## garnet
==> flow/design.v <==
module uart_tx #(
    parameter BAUD_DIV = 434
) (
    input logic clk,
    input logic rst_n,
    input logic tx_start,
    input logic [7:0] data_in,
    output logic tx_busy,
    output logic tx
);
    logic [9:0] tx_shift;   
    logic [3:0] bit_count;
    logic [11:0] baud_counter;
    logic tx_active;
    always_ff @(posedge clk or negedge rst_n) begin
        if (!rst_n) begin
            tx_active <= 0;
            baud_counter <= 0;
            tx_busy <= 0;
            tx <= 1;   
        end else begin
            if (tx_start && !tx_active) begin
                tx_active <= 1;
                tx_shift <= {1'b1, data_in, 1'b0};   
                baud_counter <= BAUD_DIV;
                bit_count <= 0;
                tx_busy <= 1;
            end else if (tx_active) begin
                if (baud_counter == 0) begin
                    baud_counter <= BAUD_DIV;
                    tx <= tx_shift[0];   
                    tx_shift <= {1'b1, tx_shift[9:1]};   
                    bit_count <= bit_count + 1;
                    if (bit_count == 9) begin   
                        tx_active <= 0;
                        tx_busy <= 0;
                    end
                end else begin
                    baud_counter <= baud_counter - 1;
                end
            end
        end
    end
endmodule
module uart_rx #(
    parameter BAUD_DIV = 434   
) (
    input logic clk,
    input logic rst_n,
    input logic rx,
    output logic [7:0] data_out,
    output logic data_valid,
	 	output logic [7:0] leds
);
    logic [11:0] baud_counter;
    logic [3:0] bit_count;
    logic [7:0] rx_shift;
    logic rx_active;
    always_ff @(posedge clk or negedge rst_n) begin
        if (!rst_n) begin
            baud_counter <= 0;
            bit_count <= 0;
            rx_active <= 0;
            data_valid <= 0;
            rx_shift <= 8'b0;   
        end else begin
            if (!rx_active && !rx) begin
                rx_active <= 1;
                baud_counter <= BAUD_DIV / 2;
                bit_count <= 0;
                rx_shift <= 8'b0;   
            end else if (rx_active) begin
                if (baud_counter == 0) begin
                    baud_counter <= BAUD_DIV;
                    if (bit_count < 9) begin
                        rx_shift <= {rx, rx_shift[7:1]};   
                        bit_count <= bit_count + 1;
                    end else begin
                        rx_active <= 0;
                        data_out <= rx_shift;  
								leds <= rx_shift;
                        data_valid <= 1;
                    end
                end else begin
                    baud_counter <= baud_counter - 1;
                end
            end else begin
                data_valid <= 0;
            end
        end
    end
endmodule
module uart_edge_detection (
    input logic clk,           
    input logic rst_n,         
    input logic uart_rx,       
    output logic uart_tx,      
    output logic led_rx,       
    output logic led_tx,       
    output logic data_ready    
);
    parameter CLOCK_FREQ = 50000000;    
    parameter BAUD_RATE  = 115200;
    parameter BAUD_DIV   = CLOCK_FREQ / BAUD_RATE;
    parameter THRESHOLD  = 4;           
    logic [7:0] rx_data;
    logic rx_done;
    logic [7:0] processed_data;
    logic tx_start;
    logic tx_busy;
    logic [7:0] image_data [0:63];     
    logic [7:0] conv_result [0:35];    
    logic [5:0] rx_counter;            
    logic [5:0] tx_counter;            
    typedef enum logic [1:0] {IDLE, RECEIVE, PROCESS, SEND} state_t;
    state_t state, next_state;
    uart_rx #(
        .BAUD_DIV(BAUD_DIV)
    ) uart_receiver (
        .clk(clk),
        .rst_n(rst_n),
        .rx(uart_rx),
        .data_out(rx_data),
        .data_valid(rx_done)
    );
    uart_tx #(
        .BAUD_DIV(BAUD_DIV)
    ) uart_transmitter (
        .clk(clk),
        .rst_n(rst_n),
        .tx_start(tx_start),
        .data_in(processed_data),
        .tx_busy(tx_busy),
        .tx(uart_tx)
    );
    always_ff @(posedge clk or negedge rst_n) begin
        if (!rst_n)
            state <= IDLE;
        else
            state <= next_state;
    end
    always_comb begin
        case (state)
            IDLE:      next_state = (rx_done) ? RECEIVE : IDLE;
            RECEIVE:   next_state = (rx_counter == 6'd63 && rx_done) ? PROCESS : RECEIVE;
            PROCESS:   next_state = SEND;
            SEND:      next_state = (tx_counter == 6'd36 && !tx_busy) ? IDLE : SEND;
            default:   next_state = IDLE;
        endcase
    end
    always_ff @(posedge clk or negedge rst_n) begin
        if (!rst_n) begin
            rx_counter <= 6'd0;
        end else if ((state == IDLE || state == RECEIVE) && rx_done) begin
            image_data[rx_counter] <= rx_data;
            rx_counter <= rx_counter + 1;
        end else if (state == IDLE) begin
            rx_counter <= 6'd0;
        end
    end
    integer i, j, k, l;
    reg [3:0] sum;
    always_ff @(posedge clk or negedge rst_n) begin
        if (!rst_n) begin
            for (i = 0; i < 36; i = i + 1)
                conv_result[i] <= 8'd0;
        end else if (state == PROCESS) begin
            for (i = 0; i < 6; i = i + 1) begin
                for (j = 0; j < 6; j = j + 1) begin
                    sum = 0;
                    for (k = 0; k < 3; k = k + 1) begin
                        for (l = 0; l < 3; l = l + 1) begin
                            sum = sum + image_data[(i + k) * 8 + (j + l)][0];
                        end
                    end
                    conv_result[i * 6 + j] <= (sum >= THRESHOLD) ? 8'b1 : 8'b0;
                end
            end
        end
    end
    always_ff @(posedge clk or negedge rst_n) begin
        if (!rst_n) begin
            tx_counter <= 6'd0;
            tx_start <= 1'b0;
            processed_data <= 8'd0;
        end else if (state == SEND) begin
            if (!tx_busy && !tx_start) begin
                tx_start <= 1'b1;
                processed_data <= conv_result[tx_counter];
                tx_counter <= tx_counter + 1;
            end else if (tx_start && tx_busy) begin
                tx_start <= 1'b0;
            end
        end else begin
            tx_counter <= 6'd0;
            tx_start <= 1'b0;
        end
    end
    always_ff @(posedge clk or negedge rst_n) begin
        if (!rst_n) begin
            led_rx <= 1'b0;
            led_tx <= 1'b0;
            data_ready <= 1'b0;
        end else begin
            led_rx <= (state == RECEIVE) ? rx_done : 1'b0;
            led_tx <= (state == SEND) ? ~tx_busy : 1'b0;
            data_ready <= (state == SEND);  
        end
    end
endmodule
clock: 20.0 ns
lec_check: 0
cap_margin: 20
core_margin: 7
core_utilization: 40
cts_cluster_diameter: 383
cts_cluster_size: 99
setup_slack_margin: -1.88
slew_margin: 20
run.sh (not shown) runs the stock make flow with config.mk's settings and CLKGATE_MAP_FILE=.
garnet: full flow OK, the timing, design-rule and antenna checks passed
Modified inputs, ember compared to garnet
- CTS_CLUSTER_DIAMETER no longer set, was 383
- CORE_MARGIN now 2, was 7
- CTS_CLUSTER_SIZE no longer set, was 99
- SETUP_SLACK_MARGIN no longer set, was -1.88
==> comparison <==
ember finished every stage and its layout cleared the timing, design-rule and antenna checks.
Per the comparison of ember with garnet, global-route usage grew by 2.2 points, first-pass GRT wire length grew by about 2%, final period utilization grew by 1.0 points, area added between synthesis and finish held steady, share of power burned in registers shrank by 0.8 points.
ember: met2 layer wire length in the routed design higher than garnet
Diff ember..garnet | worst hold slack | negligible
ember vs garnet — via count rose 122.
ember against garnet: clock group share of total power picked up an extra 0.8 points, clock skew neither gained nor lost much.
For xenon, these inputs were changed with respect to ember:
- CTS_CLUSTER_DIAMETER now 224, previously not set
- GPL_TIMING_DRIVEN now 1, previously not set
- SETUP_SLACK_MARGIN now -0.03, previously not set
- CELL_PAD_IN_SITES_GLOBAL_PLACEMENT now 2, previously not set
- ABC_AREA now 1, previously not set
- CORE_UTILIZATION now 67, was 40
- MIN_ROUTING_LAYER now met2, previously not set
- MAX_ROUTING_LAYER now met4, previously not set
- PLACE_DENSITY_LB_ADDON now 0.14, previously not set
- SLEW_MARGIN now 0, was 20
- CTS_CLUSTER_SIZE now 87, previously not set
- TNS_END_PERCENT now 15, previously not set
## What came out
xenon: FLW-0024 in 3_1_place_gp_skip_io -> run aborted
Taking xenon over ember, the die boundary width ratio works out to 0.78.
From xenon to ember, post-synth tally of flip-flops with integrated enable did not move at all.
Of xenon and ember, xenon shows the higher gate count after technology mapping, with ember below it.
Diff xenon and ember: tally of unique sky130hd cells used after synthesis higher in ember
Max starting utilization of the core area across xenon and ember: xenon
In the flow results for xenon and ember, the part of the Yosys area used for sequential elements is larger on ember.
Vertical die dimension in xenon vs ember: down 40 um
> inputs changed (xenon -> willow)
- swapping 67 for 40 in CORE_UTILIZATION
- swapping -0.03 for 5.0 in SETUP_SLACK_MARGIN
- swapping 2 for 3 in CELL_PAD_IN_SITES_GLOBAL_PLACEMENT
- swapping 0 for 20 in SLEW_MARGIN
- clearing MIN_ROUTING_LAYER, which used to be met2
- clearing GPL_TIMING_DRIVEN, which used to be 1
- swapping 87 for 99 in CTS_CLUSTER_SIZE
- swapping 2 for 7 in CORE_MARGIN
- swapping 224 for 307 in CTS_CLUSTER_DIAMETER
- swapping 15 for 20 in TNS_END_PERCENT
- clearing MAX_ROUTING_LAYER, which used to be met4
- clearing PLACE_DENSITY_LB_ADDON, which used to be 0.14
- putting CELL_PAD_IN_SITES_DETAIL_PLACEMENT at 2 where nothing was set
==> results <==
Diff xenon -> willow: xor and xnor fraction of the mapped netlist area essentially unchanged, die height went up 36%.
Of willow and xenon, it is willow that has the higher number of standard-cell rows in the floorplan.
willow finished all stages; the layout is clean.
The log for xenon ends in 3_1_place_gp_skip_io with error FLW-0024, so the run never completed.
Delta (willow minus xenon): chip area in the Yosys report ~0 delta; die size saw an increase; effective utilization at floorplan went down by 28 points; die boundary width increased about 36%.


Setup of v37:
Starts from the design.v that is shown in full above.
Settings: LEC_CHECK=0, ABC_AREA=1, CAP_MARGIN=20, CELL_PAD_IN_SITES_GLOBAL_PLACEMENT=2, CORE_MARGIN=2, CORE_UTILIZATION=33, CTS_CLUSTER_DIAMETER=238, CTS_CLUSTER_SIZE=87, GPL_TIMING_DRIVEN=1, MAX_ROUTING_LAYER=met4, MIN_ROUTING_LAYER=met2, PLACE_DENSITY_LB_ADDON=0.14, SETUP_SLACK_MARGIN=-0.03, SLEW_MARGIN=0, TNS_END_PERCENT=15; clock period 9.24 ns.
Input changes introduced in v32 (baseline for comparison: v37):
- a change of CTS_CLUSTER_DIAMETER from 238 to 224
- a change of SETUP_SLACK_MARGIN from -0.03 to 5.0
- a change of CORE_UTILIZATION from 33 to 67
- a deleted PLACE_DENSITY_LB_ADDON that had been 0.14
- a deleted CTS_CLUSTER_SIZE that had been 87
- a deleted MAX_ROUTING_LAYER that had been met4
- a deleted ABC_AREA that had been 1
- a change of GPL_TIMING_DRIVEN from 1 to 0
- a change of the clock period (ns, I/O delays scaled along) from 9.24 to 20.0
Notes after the runs:
Relative to v37, number of instances in the synthesized netlist decreased by 88 in v32.
v32 did not finish; a tool error ended it in 3_1_place_gp_skip_io.
v32 ended with less area enclosed by the die boundary than v37.
The die outline height in v37 is 1.4 times that in v32.
What v9 does differently from v32 at the input level:
- a deleted TNS_END_PERCENT that had been 15
- a change of SLEW_MARGIN from 0 to 20
- a deleted CTS_CLUSTER_DIAMETER that had been 224
- a deleted SETUP_SLACK_MARGIN that had been 5.0
- a deleted MIN_ROUTING_LAYER that had been met2
- a deleted CELL_PAD_IN_SITES_GLOBAL_PLACEMENT that had been 2
- a change of CORE_UTILIZATION from 67 to 40
- a deleted GPL_TIMING_DRIVEN that had been 0
- a change of the clock period (ns, I/O delays scaled along) from 20.0 to 5.74
[summary]
v9 does worse than v32 on area of the core region.
v32 -> v9: total nets after synthesis delta 0, exact match
Looking at v32 and v9, the post-synthesis chip area from yosys is a wash.
Row count (lower): v32
v9 has completed all stages; timing, DRC and antenna checks passed.
Relative to v32, horizontal extent of the die has increased by about 30% in v9.
Die area delta for v9 relative to v32: about 65% higher
Here is what was changed in the inputs of v51 compared with v9.
- CORE_UTILIZATION now 65, was 40
- the clock period (ns, I/O delays scaled along) now 16.3, was 5.74
Findings:
There was hardly any difference in max-slew violation count between v9 and v51.
[compare] base=v9 new=v51: critical path depth lost 8; switching component of the power went down 0.44 mW.
Relative to v51, the following input files were edited for v3:
- CTS_CLUSTER_SIZE: unset -> 10
- CORE_UTILIZATION: 65 -> 72
- SETUP_SLACK_MARGIN: unset -> 0.76
- PLACE_DENSITY: unset -> 0.38
- the clock period (ns, I/O delays scaled along): 16.3 -> 3.19
Findings:
The layout overhead on the synthesized area reported for v3 is greater than that of v51 by 9.5 points. Going from v51 to v3, placer congestion estimate grew by a few percent. Cell type of the slowest stage on the worst timing path: dfstp_2 -> v51, fa_1 -> v3. [compare] base=v51 new=v3: total power consumption of the routed design grew by 410%; wire length moved up.
No activity file was given, so power comes from the tool's default toggle rates.
